==> quartz <==
==> flow/design.v (excerpt) <==
module LASER(
	CLK,
	RST,
	X,
	Y,
	C1X,
	C1Y,
	C2X,
	C2Y,
	DONE
);
Settings: LEC_CHECK=0, ABC_AREA=0, CAP_MARGIN=0, CELL_PAD_IN_SITES_DETAIL_PLACEMENT=0, CELL_PAD_IN_SITES_GLOBAL_PLACEMENT=0, CORE_ASPECT_RATIO=1.0, CORE_MARGIN=2, CORE_UTILIZATION=72, CTS_CLUSTER_DIAMETER=29, CTS_CLUSTER_SIZE=70, GPL_TIMING_DRIVEN=1, HOLD_SLACK_MARGIN=-0.07, PLACE_DENSITY_LB_ADDON=0.0, SETUP_SLACK_MARGIN=0.76, SLEW_MARGIN=20, TNS_END_PERCENT=65; clock period 5.3 ns.
run.sh (not shown) runs the stock make flow with config.mk's settings and CLKGATE_MAP_FILE=.
==> onyx: changes against quartz <==
ABC_AREA = 1   (was 0)
CAP_MARGIN = 25   (was 0)
CELL_PAD_IN_SITES_DETAIL_PLACEMENT = 1   (was 0)
CELL_PAD_IN_SITES_GLOBAL_PLACEMENT = 1   (was 0)
CORE_MARGIN = 6   (was 2)
CORE_UTILIZATION = 70   (was 72)
CTS_CLUSTER_DIAMETER = 161   (was 29)
CTS_CLUSTER_SIZE = 59   (was 70)
GPL_ROUTABILITY_DRIVEN = 0   (was not set)
HOLD_SLACK_MARGIN = 0.23   (was -0.07)
MAX_ROUTING_LAYER = met4   (was not set)
PLACE_DENSITY = 0.51   (was not set)
PLACE_DENSITY_LB_ADDON = not set   (was 0.0)
SETUP_SLACK_MARGIN = -0.25   (was 0.76)
TNS_END_PERCENT = 35   (was 65)
==> flow/constraint.sdc (replaced) <==
create_clock -name core_clock -period 3.51 [get_ports {CLK}]
set_input_delay 0.7020 -clock core_clock [delete_from_list [all_inputs] [get_ports {CLK}]]
set_output_delay 0.7020 -clock core_clock [all_outputs]
set_load 0.01 [all_outputs]
==> notes <==
- quartz produced a layout that fails on negative setup slack. onyx died in global placement without I/O (3_1_place_gp_skip_io).
- Between onyx and quartz, the lower synthesized cell count is in quartz (gap about 34%, measured against quartz).
- In quartz the die size is lower than in onyx, by 16%.
- Between quartz and onyx, the lower area after synthesis is in quartz (gap about 5%, measured against onyx).
==> figures <==
	quartz	onyx
Outcome	complete, but fails checks	aborted with a tool error
Failing step	-	global placement without I/O (3_1_place_gp_skip_io)
Violated checks	negative setup slack	-
Mapped Avg Cell Area	10.15 um2	7.975 um2
Number of standard cells reported by yosys	1811	2427
Post-synth top area share	30.28%	28.75%
Synthesized-area fraction occupied by xor and xnor cells	3.431%	2.262%
Width of the die	163.8 um	178.3 um
Std-Cell Rows	58	60
Multiplexer share of the synthesized area	8.361%	0%
Simple Share, Synth	13.83%	25.05%
Synth Instances	1811	2427
Die Outline Area	26820 um2	31790 um2


==> inputs of job 2584 <==
==> flow/design.v <==
module LASER(
	CLK,
	RST,
	X,
	Y,
	C1X,
	C1Y,
	C2X,
	C2Y,
	DONE
);
input 		    CLK, RST;
input [3:0]         X, Y;
output reg	    DONE;
output reg [3:0]    C1X, C1Y, C2X, C2Y;
parameter    s_idle    = 'd0,
	     s_input   = 'd1,
	     s_circle1 = 'd2,
             s_circle2 = 'd3,
	     s_check   = 'd4,
	     s_output  = 'd5;
integer    i,j;
reg 	     map[0:15][0:15];
reg [2:0]    current_state, next_state;
reg [5:0]    cover_num1, best_num1, cover_num2, best_num2, previous_sum; 	
reg [6:0]    cnt, cnt1;
reg signed [4:0]    bias_x, bias_y;
reg signed [4:0]    cur_x, cur_y, cir1_x, cir1_y, cir2_x, cir2_y;
reg signed [4:0]    best_x1, best_y1, best_x2, best_y2;
reg signed [4:0]    last_x1, last_y1, last_x2, last_y2;
wire	convergence, search_finish, delay_flag;
wire    outside_x1, outside_y1, outside_x2, outside_y2;
wire signed[5:0]    dis1, dis2; 		
assign dis1 = (cur_x-cir1_x)*(cur_x-cir1_x) + (cur_y-cir1_y)*(cur_y-cir1_y);
assign dis2 = (cur_x-cir2_x)*(cur_x-cir2_x) + (cur_y-cir2_y)*(cur_y-cir2_y);
assign search_finish = (cnt == 'd63 && cnt1 == 'd80);
assign delay_flag = (cnt1 == 'd80);
assign convergence = (best_num1 + best_num2 <= previous_sum );
assign outside_x1 = (cir1_x + bias_x > 'd15 || cir1_x + bias_x < 0);
assign outside_y1 = (cir1_y + bias_y > 'd15 || cir1_y + bias_y < 0);
assign outside_x2 = (cir2_x + bias_x > 'd15 || cir2_x + bias_x < 0);
assign outside_y2 = (cir2_y + bias_y > 'd15 || cir2_y + bias_y < 0);
always@(posedge CLK) begin
        if(RST)	
            current_state <= s_idle;
        else	
	    current_state <= next_state;
end
always@(*) begin
        next_state = current_state;
        case(current_state)
            s_idle   : 			     next_state = s_input;
	    s_input  :  if(cnt == 'd39)	     next_state = s_circle1;
	    s_circle1:  if(search_finish)    next_state = s_circle2;
	    s_circle2:  if(search_finish)    next_state = s_check;
	    s_check  :  if(convergence)	     next_state = s_output;
	                else	             next_state = s_circle2;
	    s_output : 			     next_state = s_input;
        endcase
end
always@(posedge CLK) begin
        case(current_state)
            s_idle   :  if(RST)			       cnt <= 'd0;  
	    s_input  :  if(cnt == 'd39)		       cnt <= 'd0;
		        else 			       cnt <= cnt+1;
	    s_circle1:  if(next_state == s_circle2)    cnt <= 'd0;
		        else if(delay_flag)	       cnt <= cnt+1;
	    s_circle2:  if(next_state == s_check)      cnt <= 'd0;     
	                else if(delay_flag)	       cnt <= cnt+1;
	    s_output :				       cnt <= 'd0;					
        endcase
end
always@(posedge CLK) begin
        case(current_state)
            s_idle   :  if(RST)		  cnt1 <= 'd0;  
	    s_circle1:  if(delay_flag)    cnt1 <= 'd0;
	                else 		  cnt1 <= cnt1+1;
	    s_circle2:  if(delay_flag)	  cnt1 <= 'd0;
		        else 		  cnt1 <= cnt1+1;
	    s_output :			  cnt1 <= 'd0;
    endcase
end
always@(posedge CLK) begin
        case(current_state)
            s_idle   : if(RST)
		           for(i=0;i<16;i=i+1)
		               for(j=0;j<16;j=j+1)
		                   map[i][j] <= 'd0;
	    s_input  : map[X][Y] <= 'd1;
	    s_output : for(i=0;i<16;i=i+1)
		           for(j=0;j<16;j=j+1)
			       map[i][j] <= 'd0;		
        endcase
end
always@(posedge CLK) begin
	case(current_state)
		s_idle   : if(RST)    cur_x <= 0;
		s_circle1: 	      cur_x <= (outside_x1) ? 0 : cir1_x + bias_x;
		s_circle2:	      cur_x <= (outside_x2) ? 0 : cir2_x + bias_x;
		s_output : 	      cur_x <= 0;
	endcase
end
always@(posedge CLK) begin
	case(current_state)
		s_idle   : if(RST)    cur_y <= 0;
		s_circle1: 	      cur_y <= (outside_y1) ? 0 : cir1_y + bias_y;
		s_circle2:	      cur_y <= (outside_y2) ? 0 : cir2_y + bias_y;
		s_output : 	      cur_y <= 0;
	endcase
end
always@(posedge CLK) begin
	case(current_state)
	    s_idle   : 	if(RST)    
                            begin	
                                cir1_x <= 2; 			
                                cir1_y <= 0; 		 	
                            end
	    s_circle1:  if(delay_flag)			
			    begin	
			        if(cir1_x == 'd14)	
                                    begin	
                                        cir1_x <= 2; 			
                                        cir1_y <= cir1_y+2; 	
                                    end
			        else				
                                    begin	
                                        cir1_x <= cir1_x + 2;
				    end
			     end
			 else if(delay_flag)		
                             begin	
                                 cir1_x <= cir1_x + 2;
			     end 
	     s_check  :  if(!convergence)
		             begin   
                                 cir1_x <= best_x2;
		                 cir1_y <= best_y2;
		             end  
	     s_output :	 begin	
                             cir1_x <= 2; 			
                             cir1_y <= 0;
 			 end
	 endcase
end
always@(posedge CLK) begin
	case(current_state)
	    s_idle   : 	if(RST)					
                            begin
                                cir2_x <= 2; 			
                                cir2_y <= 0; 			
                            end
	    s_circle2:  if(delay_flag)
			    begin	
			        if(cir2_x == 'd14)	
                                    begin	
                                        cir2_x <= 2; 			
                                        cir2_y <= cir2_y+2;
                                    end
				else
				    begin
                                	cir2_x <= cir2_x + 2;
				    end
			     end
	    s_check  :  if(!convergence)
		            begin	
                                cir2_x <= 2; 			
                                cir2_y <= 0; 			
                            end
	    s_output :	
		        begin	
                            cir2_x <= 2; 			
                            cir2_y <= 0; 			
                        end
	endcase
end
always@(posedge CLK) begin
	case(current_state)
	    s_idle   :  if(RST)					
                            begin	
                                best_x1 <= 0; 
                                best_y1 <= 0; 												
                            end
	    s_circle1:  if(delay_flag)			
                            begin	
                                best_x1 <= (cover_num1 > best_num1) ? cir1_x : best_x1;
				best_y1 <= (cover_num1 > best_num1) ? cir1_y : best_y1;
                            end
	    s_check  :  if(!convergence)		
                            begin	
                                best_x1 <= best_x2;
			        best_y1 <= best_y2;										
                            end
	    s_output :							
                            begin	
                                best_x1 <= 0; 
				best_y1 <= 0; 												
                            end
	endcase
end
always@(posedge CLK) begin
	case(current_state)
            s_idle   : 	if(RST)					
                            begin
	                        best_x2 <= 0; 
				best_y2 <= 0;
 			    end
	    s_circle2:  if(delay_flag)			
                            begin
                         	best_x2 <= (cover_num2 > best_num2) ? cir2_x : best_x2;
				best_y2 <= (cover_num2 > best_num2) ? cir2_y : best_y2;
                            end 
	    s_output :	begin	
                            best_x2 <= 0; 
			    best_y2 <= 0; 	
                        end
	endcase
end
always@(posedge CLK) begin
	case(current_state)
	    s_idle   : if(RST) 					
                           bias_x <= -'d4;
	    s_circle1: if(bias_x == 'd4)
		           bias_x <= -'d4;
		       else
			   bias_x <= bias_x+1;
	    s_circle2: if(bias_x == 'd4)		
                           bias_x <= -'d4;
		       else	
			   bias_x <= bias_x+1;
	    s_output : bias_x <= -'d4;
	endcase
end
always@(posedge CLK) begin
	case(current_state)
	    s_idle   : if(RST) 					
                           bias_y <= -'d4;
	    s_circle1: if(delay_flag)			
                           bias_y <= -'d4;
		       else if(bias_x == 'd4)	
                           bias_y <= bias_y+1;	 			
	    s_circle2: if(delay_flag)			
                           bias_y <= -'d4;
		       else if(bias_x == 'd4)	
                           bias_y <= bias_y+1;	
	    s_output : bias_y <= -'d4;
	endcase
end
always@(posedge CLK) begin
	case(current_state)
	    s_idle   : if(RST) 												
                           cover_num1 <= 'd0;
	    s_circle1: if(delay_flag)										
                           cover_num1 <= 'd0;
		       else if(outside_x1 || outside_y1)					
                           cover_num1 <= cover_num1;
		       else if(dis1 <= 'sd16  && map[cur_x][cur_y] == 'd1)	
                           cover_num1 <= cover_num1+1;					 
	    s_output : 						 								
                       cover_num1 <= 'd0;
	endcase
end
always@(posedge CLK) begin
	case(current_state)
	    s_idle   : if(RST) 												
                           best_num1 <= 'd0;
	    s_circle1: if(delay_flag)										
                           best_num1 <= (cover_num1 > best_num1) ? cover_num1 : best_num1;					
	    s_check  : if(!convergence)										
                           best_num1 <= best_num2;		
	    s_output : 														
                           best_num1 <= 'd0;
	endcase
end
always@(posedge CLK) begin
	case(current_state)
	    s_idle   : if(RST) 												
                           cover_num2 <= 'd0;				
	    s_circle2: if(delay_flag)										
                           cover_num2 <= 'd0;
		       else if(outside_x2 || outside_y2)					
                           cover_num2 <= cover_num2;
		       else if(dis2 <= 'sd16  && map[cur_x][cur_y] == 'd1)	
                           cover_num2 <= (dis1 > 'sd16) ? cover_num2+1 : cover_num2;	
	    s_output : 														
                       cover_num2 <= 'd0;
	endcase
end
always@(posedge CLK) begin
	case(current_state)
	    s_idle   : if(RST) 												
                           best_num2 <= 'd0;				
	    s_circle2: if(delay_flag)										
                           best_num2 <= (cover_num2 > best_num2) ? cover_num2 : best_num2;
	    s_check	 : if(!convergence)										
                           best_num2 <= 'd0;
	    s_output : 														
                           best_num2 <= 'd0;
	endcase
end
always@(posedge CLK) begin
	case(current_state)
	    s_idle   : if(RST) 	           previous_sum <= 'd0;				
	    s_check  : if(!convergence)    previous_sum <= best_num1 + best_num2;	
	    s_output : 		           previous_sum <= 'd0;
	endcase
end
always@(posedge CLK) begin
	if(current_state == s_check && !convergence)
	begin
	    last_x1 <= best_x1;
	    last_y1 <= best_y1;
	    last_x2 <= best_x2;
	    last_y2 <= best_y2;
	end
	else if(current_state == s_output)
	begin
            last_x1 <= 'd0;
	    last_y1 <= 'd0;
	    last_x2 <= 'd0;
	    last_y2 <= 'd0;
	end
end
always@(posedge CLK) begin
	if(next_state == s_output)    DONE <= 'd1;
	else			      DONE <= 'd0;
end
always@(posedge CLK) begin
	if(next_state == s_output) 
	begin
	    C1X <= last_x1[3:0];
	    C1Y <= last_y1[3:0];
	    C2X <= last_x2[3:0];
	    C2Y <= last_y2[3:0];
	end
	else
	begin
	    C1X <= 'd0;
	    C1Y <= 'd0;
	    C2X <= 'd0;
	    C2Y <= 'd0;
	end
end
endmodule 
==> flow/run.sh <==
#!/bin/bash
# the make line also repeats each setting of config.mk as NAME=value (left out here)
make -C /OpenROAD-flow-scripts/flow DESIGN_CONFIG=/design/flow/config.mk WORK_HOME=/design/flow/orfs CLKGATE_MAP_FILE= finish
==> flow/config.mk <==
export PLATFORM = sky130hd
export DESIGN_NAME = LASER
export DESIGN_NICKNAME = LASER
export VERILOG_FILES = /design/flow/design.v
export SDC_FILE = /design/flow/constraint.sdc
export NUM_CORES = 4
export LEC_CHECK = 0
export CAP_MARGIN = 20
export CORE_MARGIN = 2
export CORE_UTILIZATION = 72
export CTS_CLUSTER_SIZE = 10
export PLACE_DENSITY_LB_ADDON = 0.08
export SETUP_SLACK_MARGIN = -0.14
export SLEW_MARGIN = 20
==> flow/constraint.sdc <==
create_clock -name core_clock -period 4.83 [get_ports {CLK}]
set_input_delay 0.9660 -clock core_clock [delete_from_list [all_inputs] [get_ports {CLK}]]
set_output_delay 0.9660 -clock core_clock [all_outputs]
set_load 0.01 [all_outputs]
==> inputs of job 2908, as changes to job 2584 <==
- CAP_MARGIN: 20 -> 0
- CELL_PAD_IN_SITES_DETAIL_PLACEMENT: not set -> 2
- CELL_PAD_IN_SITES_GLOBAL_PLACEMENT: not set -> 2
- CORE_MARGIN: 2 -> 3
- CORE_UTILIZATION: 72 -> 40
- CTS_CLUSTER_SIZE: 10 -> not set
- MAX_ROUTING_LAYER: not set -> met4
- MIN_ROUTING_LAYER: not set -> met2
- PLACE_DENSITY_LB_ADDON: 0.08 -> not set
- SETUP_SLACK_MARGIN: -0.14 -> 0.64
- SLEW_MARGIN: 20 -> 0
==> flow/constraint.sdc (replaced) <==
create_clock -name core_clock -period 6.0 [get_ports {CLK}]
set_input_delay 1.2000 -clock core_clock [delete_from_list [all_inputs] [get_ports {CLK}]]
set_output_delay 1.2000 -clock core_clock [all_outputs]
set_load 0.01 [all_outputs]
==> inputs of job 3876, as changes to job 2584 <==
- ABC_AREA: not set -> 0
- CELL_PAD_IN_SITES_DETAIL_PLACEMENT: not set -> 0
- CELL_PAD_IN_SITES_GLOBAL_PLACEMENT: not set -> 0
- CORE_ASPECT_RATIO: not set -> 1.0
- CTS_CLUSTER_SIZE: 10 -> not set
- GPL_TIMING_DRIVEN: not set -> 1
- PLACE_DENSITY_LB_ADDON: 0.08 -> 0.0
- SETUP_SLACK_MARGIN: -0.14 -> 1.58
- TNS_END_PERCENT: not set -> 65
==> flow/constraint.sdc (replaced) <==
create_clock -name core_clock -period 5.3 [get_ports {CLK}]
set_input_delay 1.0600 -clock core_clock [delete_from_list [all_inputs] [get_ports {CLK}]]
set_output_delay 1.0600 -clock core_clock [all_outputs]
set_load 0.01 [all_outputs]
==> comparison table <==
Result of the run: job 2584 finished with violations; job 2908 no timing/DRC/antenna violations; job 3876 finished with violations
Violated checks: job 2584 negative setup slack; job 2908 -; job 3876 negative setup slack
Multi-input gate share of total cell area: job 2584 44.18%; job 2908 43.02%; job 3876 44.64%
Largest net degree at the start of global routing: job 2584 126; job 2908 101; job 3876 88
Minimum setup slack after placement: job 2584 -0.5160 ns; job 2908 0.1424 ns; job 3876 -0.04364 ns
Combinational power share: job 2584 12.9%; job 2908 12.5%; job 3876 13.1%
Metal1 wirelength: job 2584 18060 um; job 2908 0 um; job 3876 18020 um
Post-CTS setup-driven buffer insertion count: job 2584 3; job 2908 13; job 3876 14
Clock network area share: job 2584 6.020%; job 2908 7.499%; job 3876 6.237%
Via count of the first global-routing pass: job 2584 13700; job 2908 21820; job 3876 13890
Global routing usage on met1: job 2584 44.20%; job 2908 0%; job 3876 44.44%
Post-Route Skew: job 2584 0.01777 ns; job 2908 0.02744 ns; job 3876 0.01245 ns
GRT Resource Usage Total: job 2584 35.52%; job 2908 38.86%; job 3876 35.46%
Cell total after placement: job 2584 2117; job 2908 2349; job 3876 2087
Initial antenna violation count: job 2584 0; job 2908 1; job 3876 0
Vias per Instance: job 2584 6.419; job 2908 7.664; job 3876 6.460
Power is estimated from default activity; no workload was simulated.
